==> flow/run.sh <==
#!/bin/bash
# the make line also repeats each setting of config.mk as NAME=value (left out here)
make -C /OpenROAD-flow-scripts/flow DESIGN_CONFIG=/design/flow/config.mk WORK_HOME=/design/flow/orfs CLKGATE_MAP_FILE= finish
==> flow/config.mk <==
export PLATFORM = sky130hd
export DESIGN_NAME = gainBal
export DESIGN_NICKNAME = gainBal
export VERILOG_FILES = /design/flow/design.v
export SDC_FILE = /design/flow/constraint.sdc
export NUM_CORES = 4
export LEC_CHECK = 0
export CAP_MARGIN = 20
export CORE_MARGIN = 2
export CORE_UTILIZATION = 40
export SLEW_MARGIN = 20
==> flow/constraint.sdc <==
create_clock -name core_clock -period 14.9 [get_ports {clk}]
set_input_delay 2.9800 -clock core_clock [delete_from_list [all_inputs] [get_ports {clk}]]
set_output_delay 2.9800 -clock core_clock [all_outputs]
set_load 0.01 [all_outputs]
==> flow/design.v <==
module gainBal (
    input  wire             clk,
    input  wire             rstn,
    input  wire             din_val,
    input  wire [255:0]     din,
    input  wire [63:0]      gain,
    input  wire [31:0]      bal,
    output reg              dout_val,
    output reg  [255:0]     dout
);
reg [7:0]  gain_mem[7:0];
reg [7:0]  bal_mem[3:0];
reg [15:0] mult[0:7];
reg [47:0] quot[0:7];
integer i, j, k, l;
always @* begin
    for (l=0; l<8; l=l+1) begin
        gain_mem[l]     = gain[8*l +: 8];
        if (l < 4)
            bal_mem[l]  = bal[8*l +: 8];
    end
end
always @(posedge clk or negedge rstn) begin
    if (!rstn) begin
        for (i=0; i<8; i=i+1) begin
            mult[i] <= 16'd0;
        end
    end
    else begin
        for (i=0; i<4; i=i+1) begin
            mult[2*i  ] <= {{8{gain_mem[2*i  ][7]}}, gain_mem[2*i  ]} * {{8{~bal_mem[i][7]}}, ~bal_mem[i]};
            mult[2*i+1] <= {{8{gain_mem[2*i+1][7]}}, gain_mem[2*i+1]} * {{8{ bal_mem[i][7]}},  bal_mem[i]};
        end
    end
end
always @(posedge clk or negedge rstn) begin
    if (!rstn) begin
        dout_val    <= 1'b0;
        for (j=0; j<8; j=j+1) begin
            quot[j] <= 48'd0;
        end
    end
    else begin
        dout_val    <= din_val;
        for (j=0; j<8; j=j+1) begin
            quot[j] <= {16'd0, din[32*j +:32]} * {{32{mult[j][15]}}, mult[j]};
        end
    end
end
always @* begin
    for (k=0; k<8; k=k+1) begin
        dout[32*k +:32] = quot[k][47:16];
    end
end
endmodule
==> results of run 1 <==
## through the flow
stage | area [µm²] | setup slack, ps
CTS | 170000 | 4800
detailed placement | 168000 | 3910
global route | 170000 | 4400
finish | 170000 | 4660
global placement | 168000 | 3900
floorplan | 157000 | 5900
## layer usage
metal  track usage (%)  up-vias  share of wire [%]
met5                 0        -              0.015
li1                  -    49700                  -
met1              28.0    57300                 42
met4              5.57       10                2.6
met3              2.12      516                4.5
met2              37.6     2475                 50
## area by class of cell
| type | count | area, µm² |
|---|---|---|
| clock buffers | 73 | 1640 |
| repair buffers | 786 | 7450 |
| fillers | 38400 | 219000 |
| diodes | 29 | 72.6 |
| inverters | 4626 | 17400 |
| clock inverters | 43 | 551 |
| flip-flops and latches | 385 | 9650 |
| multi-input cells | 11500 | 127000 |
| well taps | 5197 | 6500 |
==> impl_metrics.tcl, run 1 <==
# collected from the flow reports
set metrics [dict create \
    synth_area_mm2 0.157 \
    finalCriticalPeriod_ps 10240 \
    synthXorXnorAreaFrac_pct 2.14 \
    grt_pass1_wl_mm 672 \
    setup_viol 0 \
    crit_chain "clkdlybuf4s50_1 -> and2_1 -> fa_1 -> inv_1 -> fa_1 -> fa_1 -> inv_1 -> fa_1 -> fa_1 -> inv_1 -> fa_1 -> inv_1 -> ha_1 -> a21o_1 -> a21o_1 -> a211o_1 -> a221oi_1 -> a211oi_2 -> buf_4 -> a21oi_1 -> a21boi_0 -> a311oi_1 -> o21bai_1 -> xor2_1" \
    hold_end "quot[4][47]$_DFF_PN0_" \
    cts-resized-gates 0 \
    status "complete, no violations" \
    place_inst 22500 \
    yosys_cells 17200 \
    critPathArrivalTime_ps 10910 \
    cts_sinks 385 \
    hold_class "register to register" \
    path_max_fanout 16 \
    ant_nets 0 \
    die_w_um 630 \
    ff2ff_path_depth 23 \
    clk_latency_ps 790 \
    async_flop_share_pct 100 \
    finalNonFillerCells 22700 \
    initial_utilization_pct 40.2 \
    grt_use_total_pct 21.3 \
    crit_cells 24 \
    gp_congestion 0.860 \
    fin_skew_ps 65.7 \
    edf_count 0 \
    r2r_end "quot[2][42]$_DFF_PN0_" \
    drt_pass1_iterations 6 \
    synth_cells 17200 \
    slew_viol_final 0 \
    yosys_area_mm2 0.157 \
    cts_hold_buffers 0 \
    grt_max_degree 96 \
    vias 110000 \
    required_ps 15560 \
    area_leaders "fa_1 48%, ha_1 11%, inv_1 11%" \
    ys_sh_mux_pct 0.00638 \
    grt_pass1_vias 121000 \
    whs_path_depth 3 \
    top_cell "inv_1" \
    warnings 26 \
    synth_simple_gate_area_share_pct 16.2 \
    period_used_pct 68.8 \
    grt-ovfl-total 0 \
    startpoint_type "input port" \
    r2r_slack_ps 6880 \
    fin_nets 22900 \
    crit_buf_inv 6 \
    die_h_um 630 \
    syn_area_per_cell_um2 9.10 \
    setup-tns-final_ps 0 \
    clock_path_buffers 3 \
    drc_errors 0 \
    synthAdderAreaFrac_pct 59.4 \
    finalWirelength_mm 407 \
    die_area_mm2 0.397 \
    post-route-util_pct 43.7 \
    place_hpwl_mm 321 \
    cts_root_buf "clkbuf_16" \
    drt-vias-per-instance 4.85 \
    synth.logic.top_family "adder cells" \
    whs_ps 960 \
    top_area_share_pct 48.2 \
    routedWlPerCell_um 17.9 \
    synth_flops 385 \
    yosys_most_used_dff "dfrtp_1" \
    critical_path.top_delay_family "adder cells" \
    drv_cap 0 \
    timing.rr.start "mult[2][3]$_DFF_PN0_" \
    end_kind "register" \
    crit_start "din[72]" \
    drt_iter0_drc 4981 \
    yosysSeqAreaShare_pct 6.14 \
    yosys_warnings 5 \
    core_area_mm2 0.390 \
    hold_viol 0 \
    io_buffers 611 \
    relSlewSlack_pct 25.3 \
    cts_setup_buffers 0 \
    cts_buffers 61 \
    yosysTopAreaCell "fa_1" \
    rsz0062_at_grt "false" \
    fp-row-count 229 \
    htree_num_levels 2 \
    cpMostUsedCell "fa_1" \
    syn_nets 22800 \
    hold_start "mult[4][15]$_DFF_PN0_" \
    syn2layout_area_growth_pct 8.72 \
    aoi_share_pct 3.41 \
    clkTransAtPathRegs_ps 60 \
    max_stage_delay_ps 860 \
    antenna_found_initial 57 \
    cpMaxStageDelayCell "a221oi_1" \
    clock.fmax_mhz 97.6 \
    pin_count 612 \
    worst_pin_slew_ps 1120 \
    synth_cell_types 80 \
    crit_path_end "quot[2][42]$_DFF_PN0_" \
    cts_tree "yes" \
    worstSetupPathType "input port to register" \
    common_cells "4,625 x inv_1, 3,776 x fa_1, 2,373 x nand2_1" \
]
==> inputs of run 2 (changes only) <==
- ABC_AREA: unset -> 1
- CAP_MARGIN: 20 -> 35
- CORE_UTILIZATION: 40 -> 16
- CTS_CLUSTER_DIAMETER: unset -> 224
- HOLD_SLACK_MARGIN: unset -> 0.21
- MIN_ROUTING_LAYER: unset -> met2
- PLACE_DENSITY_LB_ADDON: unset -> 0.17
- SLEW_MARGIN: 20 -> 15
- TNS_END_PERCENT: unset -> 40
- clock period: 14.9 -> 12.7 ns (I/O delays scaled with it)
==> run 2 against run 1 <==
Critical path depth down 4. Final area up 17%. Clock skew down 28 ps. Non-clock buffer count up 248. Final cell count up 64%. Via count up 71%. Largest cell class unchanged.
==> impl_metrics.tcl, run 2 <==
# collected from the flow reports
set metrics [dict create \
    r2r_slack_ps 5650 \
    synth_flops 385 \
    async_flop_share_pct 100 \
    io_buffers 611 \
    edf_count 0 \
    required_ps 13420 \
    syn2layout_area_growth_pct 16.4 \
    finalNonFillerCells 37100 \
    clkTransAtPathRegs_ps 60 \
    cts_tree "yes" \
    drt_iter0_drc 21700 \
    yosys_most_used_dff "dfrtp_1" \
    cts_setup_buffers 0 \
    yosysSeqAreaShare_pct 5.63 \
    status "complete, no violations" \
    slew_viol_final 0 \
    setup-tns-final_ps 0 \
    synth_area_mm2 0.171 \
    ant_nets 0 \
    crit_path_end "quot[5][42]$_DFF_PN0_" \
    place_inst 36700 \
    synth_cells 22500 \
    die_w_mm 1.04 \
    cts-resized-gates 0 \
    yosys_warnings 5 \
    worst_pin_slew_ps 932 \
    comb_area_mm2 0.131 \
    fin_skew_ps 38.0 \
    synth_cell_types 44 \
    common_cells "7,146 x inv_1, 5,617 x nand2_1, 3,776 x fa_1" \
    vias 188000 \
    drc_errors 0 \
    grt-ovfl-total 0 \
    area_leaders "fa_1 44%, inv_1 16%, nand2_1 12%" \
    hold_class "register to register" \
    relSlewSlack_pct 37.7 \
    ff2ff_path_depth 20 \
    drt-vias-per-instance 5.08 \
    initial_utilization_pct 16.1 \
    yosysTopAreaCell "fa_1" \
    yosys_cells 22500 \
    grt_use_total_pct 19.0 \
    hold_end "quot[5][47]$_DFF_PN0_" \
    syn_nets 28000 \
    startpoint_type "input port" \
    seq_area_mm2 0.00969 \
    yosys_area_mm2 0.171 \
    crit_buf_inv 5 \
    fillers 121000 \
    clk_latency_ps 850 \
    die_h_mm 1.04 \
    period_used_pct 67.0 \
    cpMostUsedCell "fa_1" \
    worstSetupPathType "input port to register" \
    critPathArrivalTime_ps 9230 \
    core_area_mm2 1.07 \
    finalWirelength_mm 678 \
    ys_sh_mux_pct 0 \
    place_hpwl_mm 546 \
    gp_congestion 0.915 \
    crit_cells 20 \
    cts_buffers 71 \
    whs_path_depth 6 \
    aoi_share_pct 3.55 \
    syn_area_per_cell_um2 7.61 \
    synthXorXnorAreaFrac_pct 1.51 \
    top_cell "inv_1" \
    critical_path.top_delay_family "adder cells" \
    htree_num_levels 3 \
    cpMaxStageDelayCell "clkdlybuf4s50_1" \
    hold_start "mult[5][15]$_DFF_PN0_" \
    r2r_end "quot[1][45]$_DFF_PN0_" \
    synth_simple_gate_area_share_pct 17.2 \
    grt_pass1_vias 229000 \
    drv_cap 0 \
    pin_count 612 \
    clock_path_buffers 4 \
    cts_hold_buffers 0 \
    hold_viol 0 \
    crit_start "din[174]" \
    max_stage_delay_ps 890 \
    routedWlPerCell_um 18.3 \
    finalCriticalPeriod_ps 8510 \
    cts_root_buf "clkbuf_16" \
    end_kind "register" \
    fp-row-count 379 \
    synth.logic.top_family "adder cells" \
    path_max_fanout 9 \
    antenna_found_initial 10 \
    grt_pass1_wl_mm 1020 \
    setup_viol 0 \
    top_area_share_pct 44.2 \
    clock.fmax_mhz 118 \
    crit_chain "clkdlybuf4s50_1 -> buf_8 -> nand2_1 -> fa_1 -> inv_1 -> fa_1 -> fa_1 -> fa_1 -> fa_1 -> inv_1 -> fa_1 -> inv_1 -> ha_1 -> nand2_1 -> nor2_1 -> nand2_1 -> nor4_1 -> nand3_1 -> nand4_1 -> nand2_1" \
    warnings 27 \
    timing.rr.start "mult[1][15]$_DFF_PN0_" \
    die_area_mm2 1.08 \
    grt_max_degree 51 \
    fin_nets 28200 \
    drt_pass1_iterations 9 \
    rsz0062_at_grt "false" \
    cts_sinks 385 \
    synthAdderAreaFrac_pct 54.4 \
]
==> run 2: final cells by class <==
class / count / area share [%]
tap: 14100 / 8.86
clock inverter: 34 / 0.213
clock buffer: 89 / 0.962
antenna: 234 / 0.294
sequential: 385 / 4.86
timing repair buffer: 1034 / 5.42
multi-input combinational: 14100 / 65.9
inverter: 7156 / 13.5
==> run 2: metal layers <==
metal	share of wire, %	track usage (%)
met5	0.33	2.87
met4	4.6	1.49
met3	43	27.1
met2	52	22.6
met1	0	-
==> run 2: through the flow <==
step                      utilization, %  hold WS [ps]  area (µm²)  worst slack (ps)
final                               18.7          1010      199000              4190
after CTS                           18.5          1020      198000              4320
after detailed placement            18.3          1010      195000              3450
after global routing                18.6          1090      199000              3840
after floorplan                        -           741      171000              5040
after global placement              18.2          1000      194000              3240
==> inputs of run 3 (changes only) <==
- ABC_AREA: 1 -> 0
- CAP_MARGIN: 35 -> 5
- CELL_PAD_IN_SITES_GLOBAL_PLACEMENT: unset -> 0
- CORE_ASPECT_RATIO: unset -> 0.56
- CORE_UTILIZATION: 16 -> 68
- CTS_CLUSTER_DIAMETER: 224 -> unset
- CTS_CLUSTER_SIZE: unset -> 96
- GPL_ROUTABILITY_DRIVEN: unset -> 1
- HOLD_SLACK_MARGIN: 0.21 -> unset
- MIN_ROUTING_LAYER: met2 -> unset
- PLACE_DENSITY_LB_ADDON: 0.17 -> unset
- SLEW_MARGIN: 15 -> 10
- TNS_END_PERCENT: 40 -> 85
- clock period: 12.7 -> 6.65 ns (I/O delays scaled with it)
==> run 3 against run 2 <==
Now fails the layout checks on negative setup slack. Final cell count shrank 40%. Critical path type unchanged. Critical path depth rose by 5. Register-to-register slack worse by 5700 ps. Highest routed layer unchanged. Worst hold slack worse by 530 ps. Largest cell class unchanged. Critical endpoint is now quot[2][42]$_DFF_PN0_.
==> impl_metrics.tcl, run 3 <==
# collected from the flow reports
set metrics [dict create \
    synth.logic.top_family "adder cells" \
    cts_hold_buffers 0 \
    async_flop_share_pct 100 \
    yosysTopAreaCell "fa_1" \
    yosysSeqAreaShare_pct 6.14 \
    cts_sinks 385 \
    synth_cells 17200 \
    whs_ps 479 \
    synthXorXnorAreaFrac_pct 2.14 \
    yosys_warnings 5 \
    fillers 14300 \
    drt_pass1_iterations 8 \
    cts_buffers 53 \
    die_w_um 646 \
    grt-ovfl-total 0 \
    path_max_fanout 5 \
    antenna_found_initial 95 \
    crit_buf_inv 7 \
    hold_class "input port to async pin" \
    worstSetupPathType "input port to register" \
    syn_nets 22800 \
    synth_simple_gate_area_share_pct 16.2 \
    r2r_end "quot[2][42]$_DFF_PN0_" \
    grt_max_degree 116 \
    synth_area_mm2 0.157 \
    hold_viol 0 \
    vias 122000 \
    ys_sh_mux_pct 0.00638 \
    crit_start "din[71]" \
    clkTransAtPathRegs_ps 80 \
    htree_num_levels 2 \
    cts_root_buf "clkbuf_16" \
    area_leaders "fa_1 48%, ha_1 11%, inv_1 11%" \
    drv_cap 0 \
    cts_tree "yes" \
    clock_path_buffers 3 \
    pin_count 612 \
    finalNonFillerCells 22300 \
    crit_path_end "quot[2][42]$_DFF_PN0_" \
    setup_slack_ps -269 \
    routedWlPerCell_um 20.8 \
    max_stage_delay_ps 560 \
    warnings 36 \
    core_area_mm2 0.228 \
    fp-row-count 131 \
    fin_nets 24700 \
    timing.rr.start "mult[2][4]$_DFF_PN0_" \
    cpMostUsedCell "fa_1" \
    finalCriticalPeriod_ps 6920 \
    syn2layout_area_growth_pct 20.2 \
    syn_area_per_cell_um2 9.10 \
    synth_flops 385 \
    required_ps 7280 \
    yosys_cells 17200 \
    place_hpwl_mm 372 \
    yosys_area_mm2 0.157 \
    rsz0062_at_grt "true" \
    io_buffers 611 \
    slew_viol_final 0 \
    crit_cells 25 \
    critPathArrivalTime_ps 7550 \
    initial_utilization_pct 68.6 \
    ff2ff_path_depth 24 \
    worst_pin_slew_ps 969 \
    die_area_mm2 0.235 \
    setup_viol 32 \
    drt-vias-per-instance 5.47 \
    drt_iter0_drc 11400 \
    fin_skew_ps 23.4 \
    die_h_um 363 \
    top_cell "inv_1" \
    drc_errors 0 \
    top_area_share_pct 48.2 \
    cpMaxStageDelayCell "fa_2" \
    comb_area_mm2 0.131 \
    r2r_slack_ps -50 \
    critical_path.top_delay_family "adder cells" \
    synth_cell_types 80 \
    ant_nets 0 \
    seq_area_mm2 0.00965 \
    period_used_pct 104 \
    setup-tns-final_ps -2820 \
    grt_pass1_wl_mm 734 \
    synthAdderAreaFrac_pct 59.4 \
    gp_congestion 0.981 \
    clk_latency_ps 760 \
    clock.fmax_mhz 145 \
    edf_count 0 \
    finalWirelength_mm 464 \
    place_inst 21900 \
    aoi_share_pct 3.41 \
    yosys_most_used_dff "dfrtp_1" \
    common_cells "4,625 x inv_1, 3,776 x fa_1, 2,373 x nand2_1" \
    grt_use_total_pct 40.6 \
    grt_pass1_vias 130000 \
    relSlewSlack_pct 35.4 \
    status "complete, but fails checks" \
    startpoint_type "input port" \
    failed_checks "negative setup slack" \
    end_kind "register" \
]
[run 3: timing repair]
action,CTS,global route
setup endpoints to repair,185,172
setup buffers,194,102
pin swaps,517,658
gates cloned,26,6
gates resized,955,908
[run 3: area by class of cell]
cell class              instances  share of cell area (%)
diodes                         75                  0.0996
clock buffers                  61                   0.764
clock inverters                37                   0.246
inverters                    4626                    9.22
multi-input cells           11500                    69.7
flip-flops and latches        385                    5.12
well taps                    3059                    2.03
repair buffers               2545                    12.8
[run 3: per-layer routing]
metal / vias up / GRT usage, % / routed length (µm)
met3: 859 / 12.6 / 62000
met5: - / 0 / 97
met1: 61100 / 61.0 / 193000
li1: 53200 / - / -
met4: 16 / 13.8 / 18600
met2: 6966 / 56.1 / 190000
[run 3: through the flow]
stage / util, % / instance area, µm² / setup WS, ps
global placement: 78.6 / 180000 / -1320
finish: 82.5 / 188000 / -269
CTS: 81.3 / 186000 / -162
global route: 82.5 / 188000 / -353
floorplan: - / 158000 / -291
detailed placement: 78.6 / 180000 / -1440
==> inputs of run 4 (changes only) <==
- ABC_AREA: 0 -> 1
- CAP_MARGIN: 5 -> 15
- CELL_PAD_IN_SITES_GLOBAL_PLACEMENT: 0 -> unset
- CORE_ASPECT_RATIO: 0.56 -> unset
- CORE_UTILIZATION: 68 -> 72
- CTS_CLUSTER_DIAMETER: unset -> 398
- GPL_ROUTABILITY_DRIVEN: 1 -> unset
- SETUP_SLACK_MARGIN: unset -> -0.25
- SLEW_MARGIN: 10 -> 20
- TNS_END_PERCENT: 85 -> unset
- clock period: 6.65 -> 4.69 ns (I/O delays scaled with it)
==> run 4 against run 3 <==
The flow now stops in 5_1_grt. Synthesized area increased by 9.1%. Synthesized cell count increased by 31%. Die size increased by 3.0%.
==> impl_metrics.tcl, run 4 <==
# flow metrics
set metrics [dict create \
    synth_area_mm2 0.171 \
    die_h_um 491 \
    cts_sinks 385 \
    place_hpwl_mm 464 \
    synth_simple_gate_area_share_pct 17.2 \
    synth_flops 385 \
    syn_nets 28000 \
    die_area_mm2 0.242 \
    pin_count 612 \
    htree_num_levels 1 \
    yosys_warnings 5 \
    yosysSeqAreaShare_pct 5.63 \
    cts_root_buf "clkbuf_16" \
    initial_utilization_pct 72.5 \
    io_buffers 611 \
    core_area_mm2 0.236 \
    ys_sh_mux_pct 0 \
    synth_cell_types 44 \
    synthXorXnorAreaFrac_pct 1.51 \
    grt_use_total_pct 63.3 \
    cts_buffers 8 \
    firstError "[ERROR GRT-0232] Routing congestion too high. Check the congestion heatmap in the GUI." \
    die_w_um 491 \
    area_leaders "fa_1 44%, inv_1 16%, nand2_1 12%" \
    stop_stage "5_1_grt" \
    gp_congestion 1.03 \
    yosys_cells 22500 \
    cts_hold_buffers 0 \
    yosys_area_mm2 0.171 \
    clock_path_buffers 3 \
    syn_area_per_cell_um2 7.61 \
    place_inst 27700 \
    grt-ovfl-total 341 \
    top_cell "inv_1" \
    async_flop_share_pct 100 \
    fp-row-count 178 \
    yosys_most_used_dff "dfrtp_1" \
    synthAdderAreaFrac_pct 54.4 \
    synth.logic.top_family "adder cells" \
    aoi_share_pct 3.55 \
    edf_count 0 \
    top_area_share_pct 44.2 \
    yosysTopAreaCell "fa_1" \
    status "did not finish" \
    synth_cells 22500 \
    common_cells "7,146 x inv_1, 5,617 x nand2_1, 3,776 x fa_1" \
]
[run 4: layer usage]
metal / global-route usage (%) / GRT overflow
met1: 66.4 / 6
met2: 85.9 / 177
met3: 38.2 / 10
met4: 58.6 / 146
met5: 16.4 / 2
[run 4: timing repair]
action / 4_1_cts
setup endpoints to repair: 256
setup buffers: 173
gates cloned: 37
pin swaps: 338
gates resized: 828
[run 4: metrics by stage]
step | setup slack, ps | utilization [%] | cell area [µm²] | hold WS, ps
after floorplan | -959 | - | 179000 | 642
after global placement | -1870 | 86.4 | 204000 | 999
after detailed placement | -1950 | 86.4 | 204000 | 1010
after CTS | -1020 | 88.5 | 209000 | 174
==> inputs of run 5 (changes only) <==
- ABC_AREA: 1 -> unset
- CTS_CLUSTER_DIAMETER: 398 -> unset
- CTS_CLUSTER_SIZE: 96 -> unset
- SETUP_SLACK_MARGIN: -0.25 -> 1.67
- clock period: 4.69 -> 5.71 ns (I/O delays scaled with it)
==> run 5 against run 4 <==
Now fails the layout checks on negative setup slack. Die size fell by 8.3%. Synthesized cell count fell by 23%. Synthesized area fell by 8.4%.
==> impl_metrics.tcl, run 5 <==
# collected from the flow reports
set metrics [dict create \
    hold_class "input port to async pin" \
    grt_pass1_wl_mm 744 \
    clock_path_buffers 3 \
    relSlewSlack_pct 42.9 \
    common_cells "4,625 x inv_1, 3,776 x fa_1, 2,373 x nand2_1" \
    crit_path_end "quot[7][47]$_DFF_PN0_" \
    yosys_area_mm2 0.157 \
    synthXorXnorAreaFrac_pct 2.14 \
    setup-tns-final_ps -178530 \
    htree_num_levels 2 \
    finalCriticalPeriod_ps 7330 \
    edf_count 0 \
    vias 133000 \
    finalNonFillerCells 22800 \
    aoi_share_pct 3.41 \
    routedWlPerCell_um 22.5 \
    yosys_cells 17200 \
    timing.rr.start "mult[7][1]$_DFF_PN0_" \
    fp-row-count 171 \
    warnings 34 \
    period_used_pct 128 \
    top_area_share_pct 48.2 \
    cpMaxStageDelayCell "fa_1" \
    final_area_mm2 0.197 \
    path_max_fanout 7 \
    grt_use_total_pct 42.9 \
    grt_max_degree 110 \
    async_flop_share_pct 100 \
    synth_flops 385 \
    hold_viol 0 \
    fillers 9227 \
    top_cell "inv_1" \
    cts_sinks 385 \
    synth_area_mm2 0.157 \
    crit_cells 25 \
    drt_iter0_drc 12400 \
    failed_checks "negative setup slack" \
    worst_pin_slew_ps 857 \
    drc_errors 0 \
    crit_buf_inv 10 \
    grt-ovfl-total 0 \
    die_w_um 471 \
    cpMostUsedCell "fa_1" \
    critPathArrivalTime_ps 8020 \
    fin_nets 25400 \
    die_area_mm2 0.222 \
    cts_tree "yes" \
    critical_path.top_delay_family "adder cells" \
    rsz0062_at_grt "true" \
    max_stage_delay_ps 750 \
    finalWirelength_mm 513 \
    die_h_um 471 \
    synth.logic.top_family "adder cells" \
    grt_pass1_vias 143000 \
    slew_viol_final 0 \
    post-route-util_pct 90.8 \
    drt_pass1_iterations 10 \
    ant_nets 0 \
    yosys_most_used_dff "dfrtp_1" \
    ys_sh_mux_pct 0.00638 \
    cts_buffers 55 \
    syn_area_per_cell_um2 9.10 \
    io_buffers 611 \
    synth_simple_gate_area_share_pct 16.2 \
    area_leaders "fa_1 48%, ha_1 11%, inv_1 11%" \
    place_area_mm2 0.184 \
    required_ps 6400 \
    yosysSeqAreaShare_pct 6.14 \
    synthAdderAreaFrac_pct 59.4 \
    startpoint_type "input port" \
    r2r_end "quot[7][47]$_DFF_PN0_" \
    ff2ff_path_depth 23 \
    drt-vias-per-instance 5.86 \
    place_inst 22100 \
    core_area_mm2 0.217 \
    syn2layout_area_growth_pct 25.5 \
    r2r_slack_ps -1490 \
    whs_ps 304 \
    synth_cells 17200 \
    clkTransAtPathRegs_ps 100 \
    gp_congestion 0.954 \
    place_hpwl_mm 356 \
    yosys_warnings 5 \
    crit_start "din[245]" \
    cts_hold_buffers 0 \
    clock.fmax_mhz 137 \
    syn_nets 22800 \
    place_ws_ps -2230 \
    worstSetupPathType "input port to register" \
    yosysTopAreaCell "fa_1" \
    setup_slack_ps -1620 \
    synth_cell_types 80 \
    end_kind "register" \
    antenna_found_initial 88 \
    clk_latency_ps 780 \
    cts_root_buf "clkbuf_16" \
    drv_cap 0 \
    pin_count 612 \
    status "complete, but fails checks" \
    initial_utilization_pct 72.3 \
    setup_viol 243 \
    fin_skew_ps 29.7 \
]
-- run 5: final cells by class --
class	count	area, µm²	share of cell area (%)
Antenna cell	56	140	0.0712
Timing Repair Buffer	3231	31000	15.8
Multi-Input combinational cell	11500	133000	67.6
Clock inverter	34	424	0.216
Inverter	4626	17400	8.83
Clock buffer	66	1520	0.773
Sequential cell	385	9660	4.91
Tap cell	2854	3570	1.81
-- run 5: per-layer routing --
metal / wire, µm / up-vias / part of all wire [%] / track usage (%)
met5: 419 / - / 0.082 / 0
met4: 46700 / 70 / 9.1 / 26.4
met3: 60400 / 3423 / 12 / 10.8
met2: 237000 / 9228 / 46 / 69.9
met1: 168000 / 66100 / 33 / 51.4
li1: - / 54600 / - / -
-- run 5: what timing repair did --
item | CTS | global route
gates resized | 1451 | 848
gates cloned | 36 | 5
buffers inserted | 311 | 171
endpoints found under the setup margin | 329 | 337
pin swaps | 707 | 709
endpoints found under the hold margin | 0 | 0
==> inputs of run 6 (changes only) <==
- ABC_AREA: unset -> 1
- CAP_MARGIN: 15 -> 20
- CORE_ASPECT_RATIO: unset -> 0.5
- CTS_CLUSTER_DIAMETER: unset -> 271
- CTS_CLUSTER_SIZE: unset -> 98
- SETUP_SLACK_MARGIN: 1.67 -> 1.04
- clock period: 5.71 -> 3.52 ns (I/O delays scaled with it)
==> run 6 against run 5 <==
The flow now stops in 5_1_grt. Synthesized cell count is 31% higher. Die size is 9.1% higher. Synthesized area is 9.1% higher.
==> impl_metrics.tcl, run 6 <==
# flow metrics
set metrics [dict create \
    die_w_um 693 \
    firstError "[ERROR GRT-0232] Routing congestion too high. Check the congestion heatmap in the GUI." \
    yosys_cells 22500 \
    die_area_mm2 0.242 \
    async_flop_share_pct 100 \
    cts_sinks 385 \
    grt_use_total_pct 78.5 \
    die_h_um 349 \
    clock_path_buffers 3 \
    place_ws_ps -3000 \
    top_cell "inv_1" \
    status "did not finish" \
    synthXorXnorAreaFrac_pct 1.51 \
    area_leaders "fa_1 44%, inv_1 16%, nand2_1 12%" \
    synth_simple_gate_area_share_pct 17.2 \
    syn_area_per_cell_um2 7.61 \
    edf_count 0 \
    io_buffers 611 \
    ys_sh_mux_pct 0 \
    cts_root_buf "clkbuf_16" \
    htree_num_levels 1 \
    aoi_share_pct 3.55 \
    yosys_warnings 5 \
    yosysTopAreaCell "fa_1" \
    pin_count 612 \
    yosys_area_mm2 0.171 \
    place_hpwl_mm 486 \
    initial_utilization_pct 72.5 \
    grt-ovfl-total 744 \
    gp_congestion 1.01 \
    syn_nets 28000 \
    yosysSeqAreaShare_pct 5.63 \
    synth_area_mm2 0.171 \
    synth_cells 22500 \
    stop_stage "5_1_grt" \
    synth_cell_types 44 \
    synth_flops 385 \
    top_area_share_pct 44.2 \
    synth.logic.top_family "adder cells" \
    cts_buffers 10 \
    common_cells "7,146 x inv_1, 5,617 x nand2_1, 3,776 x fa_1" \
    core_area_mm2 0.236 \
    yosys_most_used_dff "dfrtp_1" \
    fp-row-count 126 \
    synthAdderAreaFrac_pct 54.4 \
]
## run 6: routing by layer
| layer | overflow | track usage, % |
|---|---|---|
| met3 | 71 | 67.3 |
| met1 | 46 | 76.9 |
| met4 | 266 | 74.7 |
| met2 | 356 | 94.1 |
| met5 | 5 | 46.1 |
## run 6: what timing repair did
action / 4_1_cts
endpoints found under the hold margin: 36
hold buffers: 1
pin swaps: 497
buffers inserted: 154
setup endpoints to repair: 398
gates resized: 1089
gates cloned: 27
## run 6: per-stage QoR
step           TNS [ps]  area [µm²]  util [%]  std cells
3_5_place_dp    -839090      203000      86.2      27700
2_1_floorplan   -505680      178000         -      22500
4_1_cts         -576750      209000      88.7      27900
3_3_place_gp    -791660      203000      86.2      27700
==> inputs of run 7 (changes only) <==
- ABC_AREA: 1 -> unset
- CORE_ASPECT_RATIO: 0.5 -> unset
- CORE_UTILIZATION: 72 -> 61
- CTS_CLUSTER_DIAMETER: 271 -> unset
- CTS_CLUSTER_SIZE: 98 -> unset
- SETUP_SLACK_MARGIN: 1.04 -> unset
- clock period: 3.52 -> 7.72 ns (I/O delays scaled with it)
==> run 7 against run 6 <==
The run now finishes clean. Synthesized area down 8.4%. Die size grew 8.0%. Synthesized cell count fell by 23%.
==> impl_metrics.tcl, run 7 <==
# collected from the flow reports
set metrics [dict create \
    status "complete, no violations" \
    crit_start "din[170]" \
    gp_congestion 0.921 \
    critical_path.top_delay_family "adder cells" \
    clock.fmax_mhz 132 \
    syn_area_per_cell_um2 9.10 \
    place_inst 21900 \
    warnings 32 \
    met1_usage_pct 44.2 \
    area_leaders "fa_1 48%, ha_1 11%, inv_1 11%" \
    fillers 21100 \
    clkTransAtPathRegs_ps 50 \
    fin_nets 24100 \
    hold_viol 0 \
    crit_path_end "quot[5][42]$_DFF_PN0_" \
    period_used_pct 98.3 \
    synthAdderAreaFrac_pct 59.4 \
    pin_count 612 \
    async_flop_share_pct 100 \
    cpMaxStageDelayCell "clkdlybuf4s50_1" \
    finalCriticalPeriod_ps 7590 \
    die_w_um 511 \
    grt_pass1_vias 125000 \
    end_kind "register" \
    place_hpwl_mm 340 \
    slew_viol_final 0 \
    core_area_mm2 0.256 \
    htree_num_levels 2 \
    edf_count 0 \
    yosys_cells 17200 \
    hold_class "input port to async pin" \
    final_area_mm2 0.178 \
    ys_sh_mux_pct 0.00638 \
    clk_latency_ps 780 \
    synth_flops 385 \
    crit_buf_inv 6 \
    ff2ff_path_depth 25 \
    antenna_found_initial 72 \
    yosys_warnings 5 \
    synth.logic.top_family "adder cells" \
    die_area_mm2 0.261 \
    cts_hold_buffers 0 \
    common_cells "4,625 x inv_1, 3,776 x fa_1, 2,373 x nand2_1" \
    aoi_share_pct 3.41 \
    yosys_area_mm2 0.157 \
    syn_nets 22800 \
    drv_cap 0 \
    crit_cells 23 \
    io_buffers 611 \
    cts_root_buf "clkbuf_16" \
    synth_cell_types 80 \
    drt_iter0_drc 6301 \
    grt_pass1_wl_mm 668 \
    synth_cells 17200 \
    cts_sinks 385 \
    cts_tree "yes" \
    synthXorXnorAreaFrac_pct 2.14 \
    top_cell "inv_1" \
    syn2layout_area_growth_pct 13.3 \
    path_max_fanout 4 \
    setup_viol 0 \
    yosysTopAreaCell "fa_1" \
    worstSetupPathType "input port to register" \
    finalNonFillerCells 22000 \
    max_stage_delay_ps 630 \
    grt_util_met2_pct 52.8 \
    required_ps 8370 \
    grtUsageMet3_pct 4.39 \
    worst_pin_slew_ps 1100 \
    grt_use_total_pct 32.2 \
    timing.rr.start "mult[2][1]$_DFF_PN0_" \
    finalWirelength_mm 399 \
    initial_utilization_pct 61.2 \
    critPathArrivalTime_ps 8240 \
    drc_errors 0 \
    fin_skew_ps 46.9 \
    synth_area_mm2 0.157 \
    grt-ovfl-total 0 \
    fp-row-count 186 \
    place_area_mm2 0.175 \
    die_h_um 511 \
    yosysSeqAreaShare_pct 6.14 \
    globalRoute.busiestLayer "met2" \
    cpMostUsedCell "fa_1" \
    vias 114000 \
    grt_max_degree 110 \
    relSlewSlack_pct 26.8 \
    drt_pass1_iterations 6 \
    routedWlPerCell_um 18.1 \
    cts_buffers 57 \
    top_area_share_pct 48.2 \
    ant_nets 0 \
    crit_chain "clkdlybuf4s50_1 -> nand2_1 -> fa_1 -> fa_1 -> fa_1 -> fa_1 -> inv_1 -> fa_1 -> inv_1 -> fa_1 -> inv_1 -> ha_1 -> a21o_1 -> a211o_1 -> a2111oi_1 -> buf_4 -> or3_4 -> a211o_1 -> a41oi_1 -> buf_4 -> a211oi_1 -> o21bai_1 -> xor2_1" \
    r2r_slack_ps 590 \
    clock_path_buffers 3 \
    synth_simple_gate_area_share_pct 16.2 \
    r2r_end "quot[2][42]$_DFF_PN0_" \
    drt-vias-per-instance 5.20 \
    yosys_most_used_dff "dfrtp_1" \
    startpoint_type "input port" \
]
==> run 7: timing repair <==
action | CTS | global route
setup endpoints to repair | 2 | 56
pin swaps | 0 | 6
cloned | 0 | 0
resized | 1 | 31
setup buffers | 0 | 3
==> run 7: layer usage <==
metal / routed length, µm / vias to the layer above
met2: 190000 / 3152
met4: 15600 / 30
li1: - / 51900
met1: 168000 / 58600
met3: 24300 / 641
met5: 201 / -
==> run 7: cell type report <==
class                   instances  area (µm²)  area share, %
diodes                         49         123         0.0690
clock buffers                  66        1520          0.856
clock inverters                39         513          0.289
inverters                    4626       17400           9.77
multi-input cells           11500      127000           71.6
flip-flops and latches        385        9640           5.42
well taps                    3384        4230           2.38
repair buffers               1925       17000           9.59
==> run 7: through the flow <==
| step | util, % | hold slack (ps) | setup TNS, ps | setup slack (ps) |
|---|---|---|---|---|
| floorplan | - | 663 | 0 | 160 |
| global route | 69.3 | 662 | -261 | -58.4 |
| global placement | 68.5 | 955 | -59970 | -745 |
| CTS | 69.3 | 633 | 0 | 61.5 |
| detailed placement | 68.5 | 946 | -72120 | -835 |
| finish | 69.4 | 639 | 0 | 131 |
==> inputs of run 8 (changes only) <==
- ABC_AREA: unset -> 1
- CAP_MARGIN: 20 -> 40
- CORE_ASPECT_RATIO: unset -> 1.46
- CORE_UTILIZATION: 61 -> 72
- CTS_CLUSTER_DIAMETER: unset -> 271
- CTS_CLUSTER_SIZE: unset -> 10
- HOLD_SLACK_MARGIN: unset -> 0.28
- PLACE_DENSITY: unset -> 0.45
- SETUP_SLACK_MARGIN: unset -> 1.04
- clock period: 7.72 -> 3.52 ns (I/O delays scaled with it)
==> run 8 against run 7 <==
Synthesized cell count increased by 31%. The flow now stops in 5_1_grt. Synthesized area up 9.1%. Die size decreased by 7.5%.
==> impl_metrics.tcl, run 8 <==
# flow metrics
set metrics [dict create \
    area_leaders "fa_1 44%, inv_1 16%, nand2_1 12%" \
    pin_count 612 \
    cts_root_buf "clkbuf_16" \
    yosysTopAreaCell "fa_1" \
    yosys_area_mm2 0.171 \
    top_cell "inv_1" \
    common_cells "7,146 x inv_1, 5,617 x nand2_1, 3,776 x fa_1" \
    die_area_mm2 0.242 \
    synth.logic.top_family "adder cells" \
    top_area_share_pct 44.2 \
    syn_area_per_cell_um2 7.61 \
    status "did not finish" \
    initial_utilization_pct 72.3 \
    synth_area_mm2 0.171 \
    firstError "[ERROR GRT-0232] Routing congestion too high. Check the congestion heatmap in the GUI." \
    stop_stage "5_1_grt" \
    yosys_warnings 5 \
    die_h_um 593 \
    htree_num_levels 2 \
    die_w_um 407 \
    cts_buffers 44 \
    clock_path_buffers 3 \
    yosys_cells 22500 \
    synth_simple_gate_area_share_pct 17.2 \
    aoi_share_pct 3.55 \
    place_hpwl_mm 480 \
    edf_count 0 \
    cts_sinks 385 \
    synth_flops 385 \
    synthXorXnorAreaFrac_pct 1.51 \
    core_area_mm2 0.237 \
    io_buffers 611 \
    syn_nets 28000 \
    grt-ovfl-total 34 \
    async_flop_share_pct 100 \
    fp-row-count 216 \
    gp_congestion 1.04 \
    ys_sh_mux_pct 0 \
    yosysSeqAreaShare_pct 5.63 \
    synth_cells 22500 \
    place_inst 27900 \
    yosys_most_used_dff "dfrtp_1" \
    synthAdderAreaFrac_pct 54.4 \
    synth_cell_types 44 \
    grt_use_total_pct 64.2 \
]
run 8: layer usage:
layer / track usage [%] / GRT overflow
met1: 63.4 / 0
met2: 88.0 / 10
met3: 42.0 / 16
met4: 60.0 / 8
met5: 26.2 / 0
run 8: what timing repair did:
action	4_1_cts
hold buffers	1
setup buffers	74
resized	555
endpoints found under the hold margin	33
setup endpoints to repair	403
pin swaps	225
gates cloned	13
run 8: stage by stage:
step                setup slack [ps]  TNS [ps]  instance area, µm²
floorplan                      -1900   -505680              178000
global placement               -2890   -802080              205000
detailed placement             -3020   -835090              205000
CTS                            -2130   -569830              208000
==> inputs of run 9 (changes only) <==
- ABC_AREA: 1 -> unset
- CAP_MARGIN: 40 -> 30
- CELL_PAD_IN_SITES_DETAIL_PLACEMENT: unset -> 0
- CELL_PAD_IN_SITES_GLOBAL_PLACEMENT: unset -> 0
- CORE_ASPECT_RATIO: 1.46 -> 1.48
- CORE_MARGIN: 2 -> 9
- CORE_UTILIZATION: 72 -> 23
- CTS_CLUSTER_DIAMETER: 271 -> 80
- CTS_CLUSTER_SIZE: 10 -> 83
- GPL_ROUTABILITY_DRIVEN: unset -> 0
- HOLD_SLACK_MARGIN: 0.28 -> unset
- PLACE_DENSITY: 0.45 -> unset
- PLACE_DENSITY_LB_ADDON: unset -> 0.27
- SETUP_SLACK_MARGIN: 1.04 -> 0.81
- SLEW_MARGIN: 20 -> 0
- clock period: 3.52 -> 4.86 ns (I/O delays scaled with it)
==> run 9 against run 8 <==
The layout now fails its checks (negative setup slack). Synthesized area fell by 8.4%. Synthesized cell count is 23% lower. Die size grew to 2.9 times the previous value.
==> impl_metrics.tcl, run 9 <==
# collected from the flow reports
set metrics [dict create \
    pin_count 612 \
    fp-row-count 368 \
    grt_pass1_wl_mm 804 \
    end_kind "register" \
    yosys_most_used_dff "dfrtp_1" \
    core_area_mm2 0.679 \
    routedWlPerCell_um 17.7 \
    place_hpwl_mm 448 \
    place_area_mm2 0.197 \
    drt_pass1_iterations 5 \
    met1_usage_pct 15.7 \
    finalCriticalPeriod_ps 6690 \
    grt_pass1_vias 138000 \
    hold_class "input port to async pin" \
    htree_num_levels 2 \
    syn_area_per_cell_um2 9.10 \
    synth_flops 385 \
    drv_cap 0 \
    place_ws_ps -3020 \
    synthXorXnorAreaFrac_pct 2.14 \
    crit_buf_inv 7 \
    common_cells "4,625 x inv_1, 3,776 x fa_1, 2,373 x nand2_1" \
    required_ps 5490 \
    antenna_found_initial 67 \
    max_stage_delay_ps 570 \
    drc_errors 0 \
    cpMaxStageDelayCell "or4b_4" \
    final_area_mm2 0.207 \
    relSlewSlack_pct 48.7 \
    top_area_share_pct 48.2 \
    cts_sinks 385 \
    yosys_warnings 5 \
    worst_pin_slew_ps 769 \
    fin_nets 25600 \
    io_buffers 611 \
    cpMostUsedCell "fa_1" \
    period_used_pct 138 \
    die_h_mm 1.02 \
    setup_slack_ps -1830 \
    cts_root_buf "clkbuf_16" \
    path_max_fanout 7 \
    startpoint_type "input port" \
    critical_path.top_delay_family "adder cells" \
    syn2layout_area_growth_pct 31.9 \
    r2r_end "quot[2][47]$_DFF_PN0_" \
    yosys_cells 17200 \
    area_leaders "fa_1 48%, ha_1 11%, inv_1 11%" \
    globalRoute.busiestLayer "met2" \
    timing.rr.start "mult[2][5]$_DFF_PN0_" \
    r2r_slack_ps -1790 \
    rsz0062_at_grt "true" \
    synth_simple_gate_area_share_pct 16.2 \
    synth_cell_types 80 \
    drt_iter0_drc 3821 \
    ant_nets 0 \
    synth_cells 17200 \
    clock.fmax_mhz 150 \
    slew_viol_final 0 \
    grtUsageMet3_pct 1.48 \
    setup_viol 271 \
    finalWirelength_mm 518 \
    cts_buffers 51 \
    top_cell "inv_1" \
    worstSetupPathType "input port to register" \
    aoi_share_pct 3.41 \
    synthAdderAreaFrac_pct 59.4 \
    fin_skew_ps 28.8 \
    clk_latency_ps 750 \
    place_inst 28700 \
    vias 120000 \
    yosysSeqAreaShare_pct 6.14 \
    warnings 29 \
    clkTransAtPathRegs_ps 80 \
    hold_viol 0 \
    synth_area_mm2 0.157 \
    crit_cells 25 \
    failed_checks "negative setup slack" \
    yosysTopAreaCell "fa_1" \
    cts_tree "yes" \
    status "complete, but fails checks" \
    grt_util_met2_pct 29.2 \
    cts_hold_buffers 0 \
    grt_max_degree 72 \
    finalNonFillerCells 29200 \
    ff2ff_path_depth 25 \
    synth.logic.top_family "adder cells" \
    syn_nets 22800 \
    grt-ovfl-total 0 \
    async_flop_share_pct 100 \
    ys_sh_mux_pct 0.00638 \
    critPathArrivalTime_ps 7310 \
    yosys_area_mm2 0.157 \
    setup-tns-final_ps -345420 \
    die_area_mm2 0.712 \
    drt-vias-per-instance 4.12 \
    crit_path_end "quot[2][47]$_DFF_PN0_" \
    clock_path_buffers 3 \
    initial_utilization_pct 23.1 \
    crit_start "din[75]" \
    edf_count 0 \
    die_w_um 697 \
    grt_use_total_pct 14.5 \
]
==> run 9: routing by layer <==
layer	routed length [µm]	share of wire, %
met1	190000	37
met5	317	0.061
met2	293000	57
met4	18100	3.5
met3	16200	3.1
==> run 9: area by class of cell <==
class	instances	area [µm²]
Multi-Input combinational cell	11500	132000
Clock inverter	43	619
Inverter	4626	17400
Sequential cell	385	9670
Antenna cell	18	45.0
Fill cell	71800	472000
Tap cell	9065	11300
Timing Repair Buffer	3467	34100
Clock buffer	52	1280
==> run 9: per-stage QoR <==
step                      util [%]  hold slack, ps
after floorplan                  -             663
after CTS                     29.9             204
after global placement        29.0             993
after detailed placement      29.0             999
final                         30.5             285
after global routing          30.5             261
==> run 9: timing repair <==
| action | CTS | global route |
|---|---|---|
| gates cloned | 11 | 14 |
| buffers inserted | 193 | 125 |
| endpoints found under the setup margin | 314 | 325 |
| pin swaps | 348 | 470 |
| resized | 666 | 657 |
==> inputs of run 10 (changes only) <==
- ABC_AREA: unset -> 0
- CAP_MARGIN: 30 -> 5
- CELL_PAD_IN_SITES_DETAIL_PLACEMENT: 0 -> unset
- CORE_ASPECT_RATIO: 1.48 -> 0.94
- CORE_MARGIN: 9 -> 2
- CORE_UTILIZATION: 23 -> 72
- CTS_CLUSTER_DIAMETER: 80 -> unset
- CTS_CLUSTER_SIZE: 83 -> 96
- GPL_ROUTABILITY_DRIVEN: 0 -> 1
- PLACE_DENSITY: unset -> 0.64
- PLACE_DENSITY_LB_ADDON: 0.27 -> unset
- SETUP_SLACK_MARGIN: 0.81 -> unset
- SLEW_MARGIN: 0 -> 35
- TNS_END_PERCENT: unset -> 85
- clock period: 4.86 -> 5.96 ns (I/O delays scaled with it)
==> run 10 against run 9 <==
Still fails the layout checks on negative setup slack. Largest cell class unchanged. Critical path type is now register to register. Final cell count down 22%. Core utilization up 59 points. Synthesized area unchanged.
==> impl_metrics.tcl, run 10 <==
# collected from the flow reports
set metrics [dict create \
    common_cells "4,625 x inv_1, 3,776 x fa_1, 2,373 x nand2_1" \
    drt-vias-per-instance 5.63 \
    place_inst 22100 \
    failed_checks "negative setup slack" \
    grt_max_degree 131 \
    place_area_mm2 0.183 \
    area_leaders "fa_1 48%, ha_1 11%, inv_1 11%" \
    initial_utilization_pct 72.2 \
    syn_area_per_cell_um2 9.10 \
    syn2layout_area_growth_pct 23.3 \
    grt_use_total_pct 42.4 \
    timing.rr.start "mult[4][4]$_DFF_PN0_" \
    top_cell "inv_1" \
    hold_viol 0 \
    slew_viol_final 0 \
    clock_path_buffers 3 \
    aoi_share_pct 3.41 \
    grt-ovfl-total 0 \
    clock.fmax_mhz 139 \
    cts_sinks 385 \
    ys_sh_mux_pct 0.00638 \
    edf_count 0 \
    die_area_mm2 0.222 \
    synth_cell_types 80 \
    synth.logic.top_family "adder cells" \
    die_w_um 485 \
    drt_pass1_iterations 9 \
    fp-row-count 166 \
    crit_cells 26 \
    warnings 32 \
    startpoint_type "register" \
    seq_area_mm2 0.00965 \
    grt_pass1_wl_mm 734 \
    end_kind "register" \
    syn_nets 22800 \
    finalWirelength_mm 465 \
    drv_cap 0 \
    final_area_mm2 0.193 \
    routedWlPerCell_um 20.5 \
    grt_pass1_vias 143000 \
    synthAdderAreaFrac_pct 59.4 \
    synth_flops 385 \
    core_area_mm2 0.217 \
    path_max_fanout 5 \
    io_buffers 611 \
    status "complete, but fails checks" \
    critPathArrivalTime_ps 7860 \
    r2r_end "quot[4][30]$_DFF_PN0_" \
    place_hpwl_mm 351 \
    ff2ff_path_depth 26 \
    cts_root_buf "clkbuf_16" \
    gp_congestion 0.985 \
    cts_hold_buffers 0 \
    comb_area_mm2 0.132 \
    yosys_most_used_dff "dfrtp_1" \
    ant_nets 0 \
    setup_viol 225 \
    yosys_area_mm2 0.157 \
    cts_tree "yes" \
    required_ps 6620 \
    yosysSeqAreaShare_pct 6.14 \
    yosys_cells 17200 \
    yosysTopAreaCell "fa_1" \
    clk_latency_ps 770 \
    worstSetupPathType "register to register" \
    post-route-util_pct 89.1 \
    clkTransAtPathRegs_ps 70 \
    htree_num_levels 2 \
    critical_path.top_delay_family "adder cells" \
    drt_iter0_drc 10200 \
    max_stage_delay_ps 750 \
    fillers 10500 \
    pin_count 612 \
    setup_slack_ps -1250 \
    cpMostUsedCell "buf_4" \
    r2r_slack_ps -1250 \
    crit_buf_inv 9 \
    async_flop_share_pct 100 \
    synth_area_mm2 0.157 \
    finalNonFillerCells 22700 \
    fin_nets 25200 \
    synth_simple_gate_area_share_pct 16.2 \
    drc_errors 0 \
    crit_start "mult[4][4]$_DFF_PN0_" \
    period_used_pct 121 \
    die_h_um 456 \
    place_ws_ps -2130 \
    worst_pin_slew_ps 842 \
    yosys_warnings 5 \
    hold_class "input port to async pin" \
    synthXorXnorAreaFrac_pct 2.14 \
    rsz0062_at_grt "true" \
    relSlewSlack_pct 43.7 \
    finalCriticalPeriod_ps 7210 \
    cts_buffers 55 \
    synth_cells 17200 \
    cpMaxStageDelayCell "fa_1" \
    crit_path_end "quot[4][30]$_DFF_PN0_" \
    antenna_found_initial 97 \
    fin_skew_ps 48.5 \
    vias 128000 \
    top_area_share_pct 48.2 \
]
## run 10: area by class of cell
type / instances / area share [%]
Antenna cell: 71 / 0.0919
Timing Repair Buffer: 3082 / 14.8
Multi-Input combinational cell: 11500 / 68.3
Clock inverter: 33 / 0.206
Sequential cell: 385 / 4.99
Clock buffer: 71 / 0.806
Inverter: 4626 / 8.98
Tap cell: 2856 / 1.85
## run 10: what timing repair did
action / in CTS / in global routing
endpoints found under the setup margin: 249 / 239
gates resized: 1585 / 370
pin swaps: 735 / 380
buffers inserted: 315 / 68
cloned: 26 / 4
## run 10: metrics by stage
stage               setup TNS (ps)  hold slack [ps]
floorplan                   -73270              663
global route               -132440              361
CTS                         -59540              314
global placement           -348870              927
finish                     -104550              346
detailed placement         -372610              982
## run 10: per-layer routing
| metal | vias up | track usage, % | wire length (µm) |
|---|---|---|---|
| li1 | 54300 | - | - |
| met1 | 64100 | 50.6 | 158000 |
| met2 | 6773 | 69.4 | 222000 |
| met3 | 2303 | 9.42 | 44600 |
| met4 | 48 | 27.9 | 39100 |
| met5 | - | 0.173 | 336 |
==> inputs of run 11 (changes only) <==
- ABC_AREA: 0 -> 1
- CAP_MARGIN: 5 -> 0
- CELL_PAD_IN_SITES_GLOBAL_PLACEMENT: 0 -> unset
- CORE_ASPECT_RATIO: 0.94 -> 0.72
- CTS_CLUSTER_DIAMETER: unset -> 376
- CTS_CLUSTER_SIZE: 96 -> 100
- GPL_ROUTABILITY_DRIVEN: 1 -> unset
- PLACE_DENSITY: 0.64 -> 0.37
- SETUP_SLACK_MARGIN: unset -> -0.46
- SLEW_MARGIN: 35 -> 20
- TNS_END_PERCENT: 85 -> 45
- clock period: 5.96 -> 4.7 ns (I/O delays scaled with it)
==> run 11 against run 10 <==
The run now fails in 5_1_grt. Die size grew 9.1%. Synthesized cell count grew 31%. Synthesized area grew 9.1%.
==> impl_metrics.tcl, run 11 <==
# flow metrics
set metrics [dict create \
    htree_num_levels 1 \
    grt-ovfl-total 58 \
    synth_simple_gate_area_share_pct 17.2 \
    stop_stage "5_1_grt" \
    synth_flops 385 \
    yosysSeqAreaShare_pct 5.63 \
    syn_area_per_cell_um2 7.61 \
    syn_nets 28000 \
    cts_sinks 385 \
    cts_buffers 8 \
    async_flop_share_pct 100 \
    synthXorXnorAreaFrac_pct 1.51 \
    top_cell "inv_1" \
    yosysTopAreaCell "fa_1" \
    yosys_warnings 5 \
    clock_path_buffers 3 \
    fp-row-count 151 \
    synth_cells 22500 \
    edf_count 0 \
    area_leaders "fa_1 44%, inv_1 16%, nand2_1 12%" \
    ys_sh_mux_pct 0 \
    place_ws_ps -2150 \
    place_area_mm2 0.204 \
    synth.logic.top_family "adder cells" \
    yosys_cells 22500 \
    synth_cell_types 44 \
    status "did not finish" \
    common_cells "7,146 x inv_1, 5,617 x nand2_1, 3,776 x fa_1" \
    die_h_um 418 \
    place_inst 27800 \
    yosys_area_mm2 0.171 \
    grt_use_total_pct 75.3 \
    initial_utilization_pct 72.6 \
    firstError "[ERROR GRT-0232] Routing congestion too high. Check the congestion heatmap in the GUI." \
    pin_count 612 \
    cts_hold_buffers 0 \
    place_hpwl_mm 476 \
    synthAdderAreaFrac_pct 54.4 \
    core_area_mm2 0.236 \
    gp_congestion 1.04 \
    cts_root_buf "clkbuf_16" \
    top_area_share_pct 44.2 \
    synth_area_mm2 0.171 \
    yosys_most_used_dff "dfrtp_1" \
    die_w_um 578 \
    aoi_share_pct 3.55 \
    die_area_mm2 0.242 \
    io_buffers 611 \
]
[run 11: through the flow]
stage | util (%) | hold slack, ps | TNS (ps)
3_3_place_gp | 86.7 | 968 | -472150
3_5_place_dp | 86.7 | 984 | -508250
2_1_floorplan | - | 644 | -209170
4_1_cts | 88.8 | 126 | -228800
[run 11: what timing repair did]
action	CTS
endpoints found under the setup margin	256
endpoints found under the hold margin	0
gates cloned	57
setup buffers	194
resized	1126
pin swaps	492
[run 11: per-layer routing]
layer  global-route usage (%)  overflow
met2                     89.7        23
met5                     42.4         0
met1                     76.5         1
met3                     62.5         3
met4                     69.6        31
==> inputs of run 12 (changes only) <==
- ABC_AREA: 1 -> unset
- CAP_MARGIN: 0 -> 15
- CORE_ASPECT_RATIO: 0.72 -> 0.71
- CTS_CLUSTER_DIAMETER: 376 -> 380
- CTS_CLUSTER_SIZE: 100 -> unset
- HOLD_SLACK_MARGIN: unset -> 0.3
- PLACE_DENSITY: 0.37 -> unset
- SETUP_SLACK_MARGIN: -0.46 -> 1.39
- TNS_END_PERCENT: 45 -> 40
- clock period: 4.7 -> 4.79 ns (I/O delays scaled with it)
==> run 12 against run 11 <==
Now fails the layout checks on negative setup slack. Synthesized area is 8.4% lower. Die size is 8.3% lower. Synthesized cell count is 23% lower.
==> impl_metrics.tcl, run 12 <==
# collected from the flow reports
set metrics [dict create \
    whs_path_depth 1 \
    initial_utilization_pct 72.3 \
    core_area_mm2 0.217 \
    drv_cap 0 \
    status "complete, but fails checks" \
    fin_skew_ps 52.0 \
    syn2layout_area_growth_pct 24.2 \
    path_max_fanout 6 \
    warnings 34 \
    yosys_most_used_dff "dfrtp_1" \
    htree_num_levels 2 \
    grt_use_total_pct 43.8 \
    finalCriticalPeriod_ps 6920 \
    met1_usage_pct 58.1 \
    period_used_pct 144 \
    crit_cells 27 \
    clock.fmax_mhz 145 \
    grt-ovfl-total 0 \
    die_area_mm2 0.222 \
    clock_path_buffers 3 \
    aoi_share_pct 3.41 \
    crit_start "mult[2][6]$_DFF_PN0_" \
    startpoint_type "register" \
    antenna_found_initial 88 \
    yosys_cells 17200 \
    place_hpwl_mm 372 \
    critPathArrivalTime_ps 7510 \
    hold_viol 0 \
    grt_pass1_vias 140000 \
    crit_path_end "quot[2][45]$_DFF_PN0_" \
    synth_cell_types 80 \
    end_kind "register" \
    ys_sh_mux_pct 0.00638 \
    cpMaxStageDelayCell "fa_1" \
    slew_viol_final 0 \
    clk_latency_ps 780 \
    required_ps 5380 \
    die_h_um 397 \
    yosysTopAreaCell "fa_1" \
    globalRoute.busiestLayer "met2" \
    drt-vias-per-instance 5.69 \
    yosys_warnings 5 \
    synth_cells 17200 \
    fp-row-count 144 \
    common_cells "4,625 x inv_1, 3,776 x fa_1, 2,373 x nand2_1" \
    ant_nets 0 \
    timing.rr.start "mult[2][6]$_DFF_PN0_" \
    relSlewSlack_pct 49.8 \
    setup_viol 294 \
    place_inst 22300 \
    async_flop_share_pct 100 \
    yosys_area_mm2 0.157 \
    cts_root_buf "clkbuf_16" \
    ff2ff_path_depth 27 \
    fin_nets 25400 \
    synth_simple_gate_area_share_pct 16.2 \
    pin_count 612 \
    synth_flops 385 \
    grt_max_degree 102 \
    failed_checks "negative setup slack" \
    drc_errors 0 \
    vias 130000 \
    clkTransAtPathRegs_ps 90 \
    finalWirelength_mm 491 \
    cts_sinks 385 \
    top_area_share_pct 48.2 \
    hold_start "din_val" \
    edf_count 0 \
    grt_util_met2_pct 65.8 \
    synthAdderAreaFrac_pct 59.4 \
    syn_area_per_cell_um2 9.10 \
    fillers 9912 \
    finalNonFillerCells 22900 \
    rsz0062_at_grt "true" \
    cts_tree "yes" \
    die_w_um 558 \
    grt_pass1_wl_mm 750 \
    r2r_slack_ps -2130 \
    area_leaders "fa_1 48%, ha_1 11%, inv_1 11%" \
    hold_end "dout_val$_DFF_PN0_" \
    routedWlPerCell_um 21.5 \
    drt_iter0_drc 13000 \
    max_stage_delay_ps 530 \
    synth.logic.top_family "adder cells" \
    worstSetupPathType "register to register" \
    worst_pin_slew_ps 744 \
    drt_pass1_iterations 10 \
    place_ws_ps -3140 \
    yosysSeqAreaShare_pct 6.14 \
    critical_path.top_delay_family "adder cells" \
    syn_nets 22800 \
    hold_class "input port to register" \
    gp_congestion 0.994 \
    r2r_end "quot[2][45]$_DFF_PN0_" \
    synth_area_mm2 0.157 \
    cpMostUsedCell "fa_1" \
    post-route-util_pct 89.9 \
    crit_buf_inv 9 \
    cts_buffers 52 \
    top_cell "inv_1" \
    synthXorXnorAreaFrac_pct 2.14 \
    grtUsageMet3_pct 13.6 \
    setup_slack_ps -2130 \
    io_buffers 611 \
]
-- run 12: per-stage QoR --
step | TNS, ps | instance area (µm²) | hold slack, ps
floorplan | -312010 | 159000 | 662
global placement | -637320 | 185000 | 896
detailed placement | -668020 | 185000 | 914
CTS | -346850 | 192000 | 592
global route | -433880 | 195000 | 612
finish | -388300 | 195000 | 613
-- run 12: what timing repair did --
action	in CTS	in global routing
hold buffers	1	0
pin swaps	423	443
setup buffers	219	109
gates cloned	21	6
hold endpoints to repair	43	0
setup endpoints to repair	344	345
resized	780	580
-- run 12: layer usage --
| metal | up-vias | share of wire [%] | routed length, µm |
|---|---|---|---|
| met3 | 2128 | 13 | 66200 |
| met4 | 38 | 6.6 | 32600 |
| li1 | 54600 | - | - |
| met5 | - | 0.060 | 293 |
| met1 | 64600 | 36 | 175000 |
| met2 | 8605 | 44 | 217000 |
-- run 12: area by class of cell --
type	instances	area [µm²]	area share, %
Antenna cell	67	168	0.0861
Clock buffer	62	1390	0.713
Multi-Input combinational cell	11500	132000	67.5
Inverter	4626	17400	8.92
Clock inverter	35	617	0.317
Timing Repair Buffer	3230	30400	15.6
Sequential cell	385	9680	4.97
Tap cell	2920	3650	1.88
==> inputs of run 13 (changes only) <==
- SETUP_SLACK_MARGIN: 1.39 -> -0.51
- TNS_END_PERCENT: 40 -> unset
- clock period: 4.79 -> 5.05 ns (I/O delays scaled with it)
==> run 13 against run 12 <==
The layout still fails its checks (negative setup slack). Sequential share of layout area up 0.11 points. Highest routed layer unchanged. Worst hold slack better by 98 ps. First-iteration DRC count down 13%. Sequential cell count unchanged. Final area down 2.0%. Critical endpoint unchanged. Via count down 3.1%. Die size unchanged. Critical path depth down 1. Largest cell class unchanged.
==> impl_metrics.tcl, run 13 <==
# collected from the flow reports
set metrics [dict create \
    status "complete, but fails checks" \
    failed_checks "negative setup slack" \
    synth_flops 385 \
    clock_path_buffers 3 \
    ff2ff_path_depth 26 \
    vias 126000 \
    drt-vias-per-instance 5.58 \
    grt_pass1_wl_mm 731 \
    yosys_cells 17200 \
    grt_max_degree 94 \
    seq_area_mm2 0.00970 \
    worstSetupPathType "register to register" \
    clock.fmax_mhz 152 \
    synthAdderAreaFrac_pct 59.4 \
    top_area_share_pct 48.2 \
    top_cell "inv_1" \
    ant_nets 0 \
    r2r_end "quot[2][45]$_DFF_PN0_" \
    final_area_mm2 0.191 \
    setup_slack_ps -1530 \
    worst_pin_slew_ps 904 \
    synth_cells 17200 \
    synth_cell_types 80 \
    crit_path_end "quot[2][45]$_DFF_PN0_" \
    cpMaxStageDelayCell "fa_1" \
    fin_nets 25100 \
    yosys_warnings 5 \
    die_h_um 397 \
    pin_count 612 \
    post-route-util_pct 88.1 \
    drt_pass1_iterations 9 \
    max_stage_delay_ps 540 \
    crit_cells 26 \
    cts_root_buf "clkbuf_16" \
    hold_start "din_val" \
    syn2layout_area_growth_pct 21.7 \
    slew_viol_final 0 \
    yosys_most_used_dff "dfrtp_1" \
    setup_viol 277 \
    gp_congestion 0.985 \
    drv_cap 0 \
    routedWlPerCell_um 20.5 \
    die_area_mm2 0.222 \
    drt_iter0_drc 11300 \
    hold_viol 0 \
    finalWirelength_mm 462 \
    fin_skew_ps 58.2 \
    synthXorXnorAreaFrac_pct 2.14 \
    ys_sh_mux_pct 0.00638 \
    required_ps 5640 \
    met1_length_mm 172 \
    rsz0062_at_grt "true" \
    cpMostUsedCell "fa_1" \
    syn_nets 22800 \
    path_max_fanout 6 \
    whs_path_depth 1 \
    hold_class "input port to register" \
    synth.logic.top_family "adder cells" \
    syn_area_per_cell_um2 9.10 \
    hold_end "dout_val$_DFF_PN0_" \
    io_buffers 611 \
    common_cells "4,625 x inv_1, 3,776 x fa_1, 2,373 x nand2_1" \
    htree_num_levels 2 \
    drc_errors 0 \
    area_leaders "fa_1 48%, ha_1 11%, inv_1 11%" \
    end_kind "register" \
    startpoint_type "register" \
    initial_utilization_pct 72.3 \
    timing.rr.start "mult[2][4]$_DFF_PN0_" \
    r2r_slack_ps -1530 \
    wl_met2_mm 206 \
    grt_use_total_pct 42.5 \
    grt_pass1_vias 137000 \
    antenna_found_initial 65 \
    synth_area_mm2 0.157 \
    comb_area_mm2 0.132 \
    topRoutingLayerUsed "met5" \
    routed-wl-met3_mm 57.4 \
    critical_path.top_delay_family "adder cells" \
    aoi_share_pct 3.41 \
    cts_tree "yes" \
    cts_buffers 52 \
    async_flop_share_pct 100 \
    critPathArrivalTime_ps 7180 \
    fillers 11000 \
    core_area_mm2 0.217 \
    edf_count 0 \
    finalCriticalPeriod_ps 6580 \
]
run 13: metal layers:
| metal | global-route usage (%) | vias to the layer above |
|---|---|---|
| met4 | 19.0 | 26 |
| li1 | - | 54000 |
| met5 | 0 | - |
| met1 | 57.5 | 63300 |
| met2 | 64.0 | 7153 |
| met3 | 12.5 | 1423 |
run 13: through the flow:
| step | setup WS (ps) | cells | hold slack, ps |
|---|---|---|---|
| floorplan | -1570 | 17200 | 663 |
| global placement | -2640 | 22300 | 962 |
| detailed placement | -2840 | 22300 | 957 |
| CTS | -1550 | 22500 | 662 |
| global route | -1720 | 22600 | 702 |
| finish | -1530 | 22600 | 711 |
run 13: layout make-up:
| type | count | share of cell area (%) |
|---|---|---|
| well taps | 2920 | 1.91 |
| flip-flops and latches | 385 | 5.08 |
| multi-input cells | 11500 | 68.9 |
| repair buffers | 2952 | 13.9 |
| clock inverters | 30 | 0.211 |
| inverters | 4626 | 9.10 |
| clock buffers | 68 | 0.751 |
| diodes | 50 | 0.0655 |
run 13: timing repair:
| item | in CTS | in global routing |
|---|---|---|
| hold buffers | 1 | 0 |
| setup buffers | 126 | 91 |
| pin swaps | 403 | 378 |
| setup endpoints to repair | 255 | 260 |
| endpoints found under the hold margin | 17 | 0 |
| gates resized | 924 | 554 |
| cloned | 5 | 14 |
